// Benes_8p
module Benes_8p (input wire [2:0] mp0, mp1, mp2, mp3, mp4, mp5, mp6, mp7,
    input clk,
    output reg [19:0] state
);
clock: 1.92 ns
lec_check: 0
abc_area: 0
cap_margin: 20
core_margin: 2
core_utilization: 72
cts_cluster_diameter: 378
cts_cluster_size: 34
max_routing_layer: met4
place_density_lb_addon: 0.25
slew_margin: 20
run.sh (not shown) runs the stock make flow with config.mk's settings and CLKGATE_MAP_FILE=.
The first run ran to the end with violations: negative setup slack.
Next try:
--- a/flow/config.mk
+++ b/flow/config.mk
@@ -7,3 +7,3 @@
 export LEC_CHECK = 0
-export ABC_AREA = 0
+export ABC_AREA = 1
 export CAP_MARGIN = 20
@@ -11,3 +11,3 @@
 export CORE_UTILIZATION = 72
-export CTS_CLUSTER_DIAMETER = 378
+export CTS_CLUSTER_DIAMETER = 203
 export CTS_CLUSTER_SIZE = 34
==> flow/constraint.sdc (replaced) <==
create_clock -name core_clock -period 1.5 [get_ports {clk}]
set_input_delay 0.3000 -clock core_clock [delete_from_list [all_inputs] [get_ports {clk}]]
set_output_delay 0.3000 -clock core_clock [all_outputs]
set_load 0.01 [all_outputs]
What happened:
- This time the run ended with an error in 5_1_grt
- die size came out lower by 3.9%
- synthesized cell count came out higher by 19%
- area after synthesis came out lower by 4.0%
Next try:
==> flow/config.mk (replaced) <==
export PLATFORM = sky130hd
export DESIGN_NAME = Benes_8p
export DESIGN_NICKNAME = Benes_8p
export VERILOG_FILES = /design/flow/design.v
export SDC_FILE = /design/flow/constraint.sdc
export NUM_CORES = 4
export LEC_CHECK = 0
export CAP_MARGIN = 20
export CORE_MARGIN = 2
export CORE_UTILIZATION = 40
export SLEW_MARGIN = 20
==> flow/constraint.sdc (replaced) <==
create_clock -name core_clock -period 2.33 [get_ports {clk}]
set_input_delay 0.4660 -clock core_clock [delete_from_list [all_inputs] [get_ports {clk}]]
set_output_delay 0.4660 -clock core_clock [all_outputs]
set_load 0.01 [all_outputs]
What happened: The new run produced a clean layout. Area after synthesis grows by 4.2%. Synthesized cell count is lower by about 16%. Die size rises by 84%.

========
Starting RTL as in the previous note.
clock: 1.96 ns
lec_check: 0
abc_area: 1
cap_margin: 5
cell_pad_in_sites_detail_placement: 2
cell_pad_in_sites_global_placement: 2
core_margin: 4
core_utilization: 40
cts_cluster_diameter: 142
cts_cluster_size: 12
gpl_timing_driven: 0
place_density_lb_addon: 0.04
slew_margin: 35
tns_end_percent: 15
==> next run, changes <==
- ABC_AREA: 1 -> not set
- CAP_MARGIN: 5 -> 20
- CELL_PAD_IN_SITES_DETAIL_PLACEMENT: 2 -> not set
- CELL_PAD_IN_SITES_GLOBAL_PLACEMENT: 2 -> not set
- CORE_MARGIN: 4 -> 2
- CORE_UTILIZATION: 40 -> 17
- CTS_CLUSTER_DIAMETER: 142 -> not set
- CTS_CLUSTER_SIZE: 12 -> not set
- GPL_TIMING_DRIVEN: 0 -> not set
- PLACE_DENSITY_LB_ADDON: 0.04 -> not set
- SLEW_MARGIN: 35 -> 20
- TNS_END_PERCENT: 15 -> not set
- clock period: 1.96 -> 2.33 ns (I/O delays scaled with it)
After rerunning: The changed run went through all stages and came out clean. Synthesized cell count goes down by 16%. Critical path depth falls by 3. Clock skew barely changes. Wire length went down by about 24%. Via count came out lower by about 10%. Sequential power falls by 11%. Design area climbs by about 10%. Final cell count came out higher by 17%. Setup slack is better by 0.097 ns.
==> next run, changes <==
- CORE_UTILIZATION: 17 -> 72
- CTS_CLUSTER_DIAMETER: not set -> 315
- clock period: 2.33 -> 0.844 ns (I/O delays scaled with it)
- Now the flow failed in clock tree synthesis
- synthesized cell count does not change
- area after synthesis is unchanged
- die area shrinks by 76%
==> next run, changes <==
- CORE_UTILIZATION: 72 -> 66
- CTS_CLUSTER_DIAMETER: 315 -> not set
- SETUP_SLACK_MARGIN: not set -> 0.51
- clock period: 0.844 -> 1.84 ns (I/O delays scaled with it)
- Now the flow reached the layout checks and failed them: setup timing
- die size increases by a little under a tenth
- synthesized cell count does not change
- area after synthesis does not change

========
Setup of exp/sierra:
Starting RTL as in the previous note.
Settings: LEC_CHECK=0, ABC_AREA=0, CAP_MARGIN=30, CORE_MARGIN=10, CORE_UTILIZATION=47, CTS_CLUSTER_DIAMETER=378, CTS_CLUSTER_SIZE=34, GPL_TIMING_DRIVEN=1, HOLD_SLACK_MARGIN=0.06, MAX_ROUTING_LAYER=met5, MIN_ROUTING_LAYER=met1, PLACE_DENSITY_LB_ADDON=0.07, SETUP_SLACK_MARGIN=0.38, SLEW_MARGIN=20, TNS_END_PERCENT=20; clock period 1.5 ns.
exp/sierra: flow complete, layout not clean; failing: negative setup slack
[inputs] exp/amber vs exp/sierra
# exp/sierra
export LEC_CHECK = 0
export ABC_AREA = 0
export CAP_MARGIN = 30
export CORE_MARGIN = 10
export CORE_UTILIZATION = 47
export CTS_CLUSTER_DIAMETER = 378
export CTS_CLUSTER_SIZE = 34
export GPL_TIMING_DRIVEN = 1
export HOLD_SLACK_MARGIN = 0.06
export MAX_ROUTING_LAYER = met5
export MIN_ROUTING_LAYER = met1
export PLACE_DENSITY_LB_ADDON = 0.07
export SETUP_SLACK_MARGIN = 0.38
export SLEW_MARGIN = 20
export TNS_END_PERCENT = 20
create_clock -name core_clock -period 1.5 [get_ports {clk}]
# exp/amber
export LEC_CHECK = 0
export CAP_MARGIN = 20
export CORE_MARGIN = 2
export CORE_UTILIZATION = 40
export SETUP_SLACK_MARGIN = -0.13
export SLEW_MARGIN = 20
create_clock -name core_clock -period 2.33 [get_ports {clk}]
## What came out
- exp/amber | status: complete | timing, DRC, antenna: pass
- exp/sierra tops out at a higher clock frequency than exp/amber.
- For the total die size, exp/amber came in 1100 um2 lower than exp/sierra did.
- Of the two values seen for biggest area consumer among cell classes, sequential cells was produced by exp/amber and logic gates by exp/sierra.
- exp/amber ended up with CI_4[1] as its endpoint of the worst setup timing path; exp/sierra ended up with CO[4].
- exp/amber vs. exp/sierra: placed cell area went down by 13%.
- From exp/sierra to exp/amber the numbers moved as follows: hold slack went up; global-route usage over all layers went down; site row count went up.
Relative to exp/amber, the following input files were edited for exp/violet:
# exp/amber
export LEC_CHECK = 0
export CAP_MARGIN = 20
export CORE_MARGIN = 2
export CORE_UTILIZATION = 40
export SETUP_SLACK_MARGIN = -0.13
export SLEW_MARGIN = 20
create_clock -name core_clock -period 2.33 [get_ports {clk}]
# exp/violet
export LEC_CHECK = 0
export CAP_MARGIN = 20
export CORE_MARGIN = 2
export CORE_UTILIZATION = 58
export SETUP_SLACK_MARGIN = 0.07
export SLEW_MARGIN = 20
export TNS_END_PERCENT = 5
create_clock -name core_clock -period 1.32 [get_ports {clk}]
Results
Summary of exp/amber and exp/violet: one run falls short of a clean finish, namely exp/violet. The final reports for exp/violet and exp/amber show final core utilization higher in the former. Count of cells resized by post-cts repair for exp/violet is higher than for exp/amber. NOTE wire length exp/amber->exp/violet increased by more than a quarter.

========
Setup of run 1:
Starting RTL as in the previous note.
make LEC_CHECK=0 ABC_AREA=1 CAP_MARGIN=20 CORE_MARGIN=2 CORE_UTILIZATION=72 CTS_CLUSTER_DIAMETER=27 CTS_CLUSTER_SIZE=34 MAX_ROUTING_LAYER=met4 PLACE_DENSITY_LB_ADDON=0.29 SETUP_SLACK_MARGIN=-0.09 SLEW_MARGIN=20 finish   # period 1.81 ns
Run 1 is listed as incomplete: the tool reported an error in global routing (5_1_grt) and the run ended there.
diff inputs: run 1 => run 2
Settings: MAX_ROUTING_LAYER no longer set, was met4; HOLD_SLACK_MARGIN now 0.28, previously not set; PLACE_DENSITY_LB_ADDON no longer set, was 0.29; ABC_AREA no longer set, was 1; CTS_CLUSTER_SIZE now 31, was 34; CTS_CLUSTER_DIAMETER no longer set, was 27; SETUP_SLACK_MARGIN now 0.51, was -0.09; the clock period (ns, I/O delays scaled along) now 1.78, was 1.81.
## What came out
- Run 2 ended up with a higher total die size than run 1 did.
- Measured against each other, run 2 and run 1 differ in core area, the higher figure coming from run 2.
- Run 2 is listed as incomplete: the tool reported an error in clock tree synthesis (4_1_cts) and the run ended there.
- Between run 2 and run 1, the cell row count is higher for run 2.
Modified inputs, run 3 compared to run 2
Settings: putting TNS_END_PERCENT at 10 where nothing was set; clearing CTS_CLUSTER_SIZE, which used to be 31; putting CORE_ASPECT_RATIO at 1.43 where nothing was set; swapping 72 for 68 in CORE_UTILIZATION; clearing HOLD_SLACK_MARGIN, which used to be 0.28; swapping 0.51 for 0.15 in SETUP_SLACK_MARGIN; swapping 1.78 for 0.727 in the clock period (ns, I/O delays scaled along).
Results
Run 3 did not make it past clock tree synthesis (4_1_cts), where a tool error ended it.
Taking run 2 over run 3, the global placement routability congestion ratio works out to 0.915.
From run 2 to run 3, multiplexer share of the synthesized area did not move at all.
Between run 3 and run 2, it is run 3 whose half-perimeter wire length after detailed placement is higher, by about 22%.
Re number of instances in the placed design: run 3 and run 2 aren't equal, and the higher value belongs to run 3.
Against run 2, die width in run 3 fell by more than 10%.
Delta (run 3 minus run 2): row count has increased; core utilization at floorplan decreased 3.4 points.
> inputs changed (run 3 -> run 4)
Settings: a deleted CORE_ASPECT_RATIO that had been 1.43; a deleted SETUP_SLACK_MARGIN that had been 0.15; a deleted TNS_END_PERCENT that had been 10; a change of CORE_UTILIZATION from 68 to 40; a change of the clock period (ns, I/O delays scaled along) from 0.727 to 2.5.
--- outcome ---
Across run 3 and run 4, a clean result was obtained everywhere but in run 3. | worst setup slack after placement | higher: run 4 |. Placed standard-cell area: run 4 < run 3. The area inside the core boundary in run 4 was higher than what run 3 gave.

========
Starting RTL as in the previous note.
export LEC_CHECK = 0
export ABC_AREA = 0
export CAP_MARGIN = 20
export CORE_MARGIN = 2
export CORE_UTILIZATION = 72
export CTS_CLUSTER_DIAMETER = 378
export CTS_CLUSTER_SIZE = 34
export MAX_ROUTING_LAYER = met4
export PLACE_DENSITY_LB_ADDON = 0.25
export SETUP_SLACK_MARGIN = 0.41
export SLEW_MARGIN = 20
create_clock -name core_clock -period 1.37 [get_ports {clk}]
The starting point stopped in 4_1_cts (DPL-0038).
Change:
ABC_AREA = unset   (was 0)
CORE_UTILIZATION = 58   (was 72)
CTS_CLUSTER_DIAMETER = unset   (was 378)
CTS_CLUSTER_SIZE = unset   (was 34)
MAX_ROUTING_LAYER = unset   (was met4)
PLACE_DENSITY_LB_ADDON = unset   (was 0.25)
SETUP_SLACK_MARGIN = unset   (was 0.41)
clock period = 1.32 ns   (was 1.37 ns; I/O delays follow)
The changed run finished but failed the layout checks on setup timing.
Synthesized area is unchanged.
Synthesized cell count does not change.
Die area is higher by 23%.
Change:
CORE_UTILIZATION = 72   (was 58)
CTS_CLUSTER_DIAMETER = 28   (was unset)
CTS_CLUSTER_SIZE = 31   (was unset)
PLACE_DENSITY = 0.37   (was unset)
SETUP_SLACK_MARGIN = 0.51   (was unset)
clock period = 2.11 ns   (was 1.32 ns; I/O delays follow)
The changed run failed in 5_1_grt.
Synthesized cell count does not change.
Die size decreases by about a fifth.
Area after synthesis is unchanged.
Change:
CORE_UTILIZATION = 70   (was 72)
CTS_CLUSTER_DIAMETER = unset   (was 28)
CTS_CLUSTER_SIZE = 33   (was 31)
HOLD_SLACK_MARGIN = 0.29   (was unset)
PLACE_DENSITY = unset   (was 0.37)
SETUP_SLACK_MARGIN = 0.38   (was 0.51)
clock period = 1.3 ns   (was 2.11 ns; I/O delays follow)
What happened: Now the flow failed in 4_1_cts; synthesized area is unchanged; die area rose by 2.8%; synthesized cell count is unchanged.
Change:
CORE_UTILIZATION = 60   (was 70)
CTS_CLUSTER_SIZE = unset   (was 33)
HOLD_SLACK_MARGIN = unset   (was 0.29)
SETUP_SLACK_MARGIN = 0.15   (was 0.38)
clock period = 0.727 ns   (was 1.3 ns; I/O delays follow)
- The new run failed in 5_1_grt
- synthesized area stays the same
- synthesized cell count does not change
- die size came out higher by about 16%

========
try-zinc:
Starting RTL as in the previous note.
Settings: LEC_CHECK=0, CAP_MARGIN=20, CELL_PAD_IN_SITES_DETAIL_PLACEMENT=1, CORE_MARGIN=2, CORE_UTILIZATION=46, CTS_CLUSTER_DIAMETER=50, CTS_CLUSTER_SIZE=15, GPL_ROUTABILITY_DRIVEN=1, GPL_TIMING_DRIVEN=1, MAX_ROUTING_LAYER=met4, SLEW_MARGIN=20, TNS_END_PERCENT=60; clock period 1.58 ns.
What the final checks of try-zinc revealed, after a flow that finished every stage, was a layout that fails on setup timing.
Modified inputs, try-umber compared to try-zinc
- putting PLACE_DENSITY_LB_ADDON at 0.23 where nothing was set
- putting CELL_PAD_IN_SITES_GLOBAL_PLACEMENT at 2 where nothing was set
- swapping 1.58 for 3.41 in the clock period (ns, I/O delays scaled along)
Notes after the runs:
- try-umber completed; timing, DRC and antenna clean
- try-umber: clock power share higher than try-zinc
- The core outline area on try-zinc is in line with that on try-umber.
- | critical path depth | try-umber vs try-zinc | 2 lower |
diff inputs: try-umber => try-juniper
- removing CELL_PAD_IN_SITES_GLOBAL_PLACEMENT (formerly 2)
Going from try-umber to try-juniper, vias per cell grew slightly. try-juniper ended up with sky130_fd_sc_hd__nor4_1 as its cell at the slowest stage of the critical path; try-umber ended up with sky130_fd_sc_hd__dfxtp_1. Comparing try-juniper and try-umber, leakage power is higher on try-umber. Lower final critical path time including I/O delays and setup goes to try-umber over try-juniper. The routed wire length was comparable across try-juniper and try-umber. try-juniper -> try-umber: max-capacitance violation count flat. Signed area change from the synthesized netlist to the final layout: try-juniper < try-umber. Total power, try-juniper and try-umber: lower on try-juniper. try-juniper does worse than try-umber on via total after detailed routing. In terms of instance area after placement, try-juniper and try-umber differ only marginally. When try-juniper is set beside try-umber, its share of the clock period used by the worst path turns out to be 1.5 points larger.
diff inputs: try-juniper => try-violet
- CTS_CLUSTER_SIZE now 77, was 15
- CORE_UTILIZATION now 40, was 46
- GPL_TIMING_DRIVEN now 0, was 1
- PLACE_DENSITY_LB_ADDON no longer set, was 0.23
- TNS_END_PERCENT no longer set, was 60
- CTS_CLUSTER_DIAMETER now 35, was 50
- the clock period (ns, I/O delays scaled along) now 1.51, was 3.41
Results
- try-violet finished every stage; the final checks, however, were not passed, the failures being setup timing.
- In try-violet, the part of the power in registers came out 11 points below the value in try-juniper.
- [compare] base=try-juniper new=try-violet: power after layout went up by 180%, relative max-transition margin went up by 10 points, power drawn by the clock network went up by about 220%.
- In try-violet relative to try-juniper, floorplan die height had gone up by a little under 10%.
- Relative to try-juniper, arrival time reported for the critical path endpoint has decreased by 0.41 ns in try-violet.

========
JK:
Starting RTL as in the previous note.
make LEC_CHECK=0 ABC_AREA=0 CAP_MARGIN=30 CORE_MARGIN=10 CORE_UTILIZATION=47 CTS_CLUSTER_DIAMETER=378 CTS_CLUSTER_SIZE=34 GPL_TIMING_DRIVEN=1 HOLD_SLACK_MARGIN=0.06 MAX_ROUTING_LAYER=met5 MIN_ROUTING_LAYER=met1 PLACE_DENSITY_LB_ADDON=0.07 SETUP_SLACK_MARGIN=0.29 SLEW_MARGIN=25 TNS_END_PERCENT=20 finish   # period 1.37 ns
Completing all stages was not enough for JK: its layout failed the final checks because of setup timing.
diff inputs: JK => MS
==> flow/config.mk <==
export PLATFORM = sky130hd
export DESIGN_NAME = Benes_8p
export DESIGN_NICKNAME = Benes_8p
export VERILOG_FILES = /design/flow/design.v
export SDC_FILE = /design/flow/constraint.sdc
export NUM_CORES = 4
export LEC_CHECK = 0
export CAP_MARGIN = 20
export CORE_MARGIN = 2
export CORE_UTILIZATION = 40
export CTS_CLUSTER_SIZE = 81
export SETUP_SLACK_MARGIN = 0.09
export SLEW_MARGIN = 0
==> flow/constraint.sdc <==
create_clock -name core_clock -period 2.5 [get_ports {clk}]
set_input_delay 0.5000 -clock core_clock [delete_from_list [all_inputs] [get_ports {clk}]]
set_output_delay 0.5000 -clock core_clock [all_outputs]
set_load 0.01 [all_outputs]
## What came out
- MS reports its library cell contributing the largest single delay on the critical path as sky130_fd_sc_hd__dfxtp_1 while JK reports sky130_fd_sc_hd__or3b_4.
- Row clock-buffer cell count: MS higher / JK lower
- Summary of MS over JK: hold slack now sits higher, number of endpoints failing setup at the final stage now sits lower, cell row count now sits higher, net switching component of the power now sits lower.
- Summary: with JK as the reference, number of placed instances, taps included in MS moved down by more than 10%.
- Detailed route, MS vs JK: via total lower for MS
- When the final numbers for JK and MS were put side by side, the post-CTS setup-driven buffer insertion count turned out to be greater in JK.
- MS finished every step from synthesis to the final layout, and the layout passed the timing, DRC and antenna checks.
- Re clock network fraction of design power: JK and MS aren't equal, and the higher value belongs to MS.
Here is what was changed in the inputs of AL compared with MS.
-- flow/config.mk --
<<< MS, line 8
export CAP_MARGIN = 20
export CORE_MARGIN = 2
export CORE_UTILIZATION = 40
export CTS_CLUSTER_SIZE = 81
export SETUP_SLACK_MARGIN = 0.09
export SLEW_MARGIN = 0
>>> AL, line 8
export CAP_MARGIN = 20
export CORE_MARGIN = 2
export CORE_UTILIZATION = 70
export CTS_CLUSTER_SIZE = 33
export HOLD_SLACK_MARGIN = 0.26
export SETUP_SLACK_MARGIN = -0.16
export SLEW_MARGIN = 20
==> flow/constraint.sdc <==
create_clock -name core_clock -period 1.72 [get_ports {clk}]
set_input_delay 0.3440 -clock core_clock [delete_from_list [all_inputs] [get_ports {clk}]]
set_output_delay 0.3440 -clock core_clock [all_outputs]
set_load 0.01 [all_outputs]
Notes after the runs:
MS and AL: one clean run, MS; the rest did not finish clean. AL did not run to completion, as it errored out during 5_1_grt. Min setup slack at placement across AL and MS: AL. Of the two candidates, MS has the worse area of the chip and AL the better one. AL against MS; final HPWL from detailed placement is up by more than 10%.
Power and IR drop assume default switching activity.
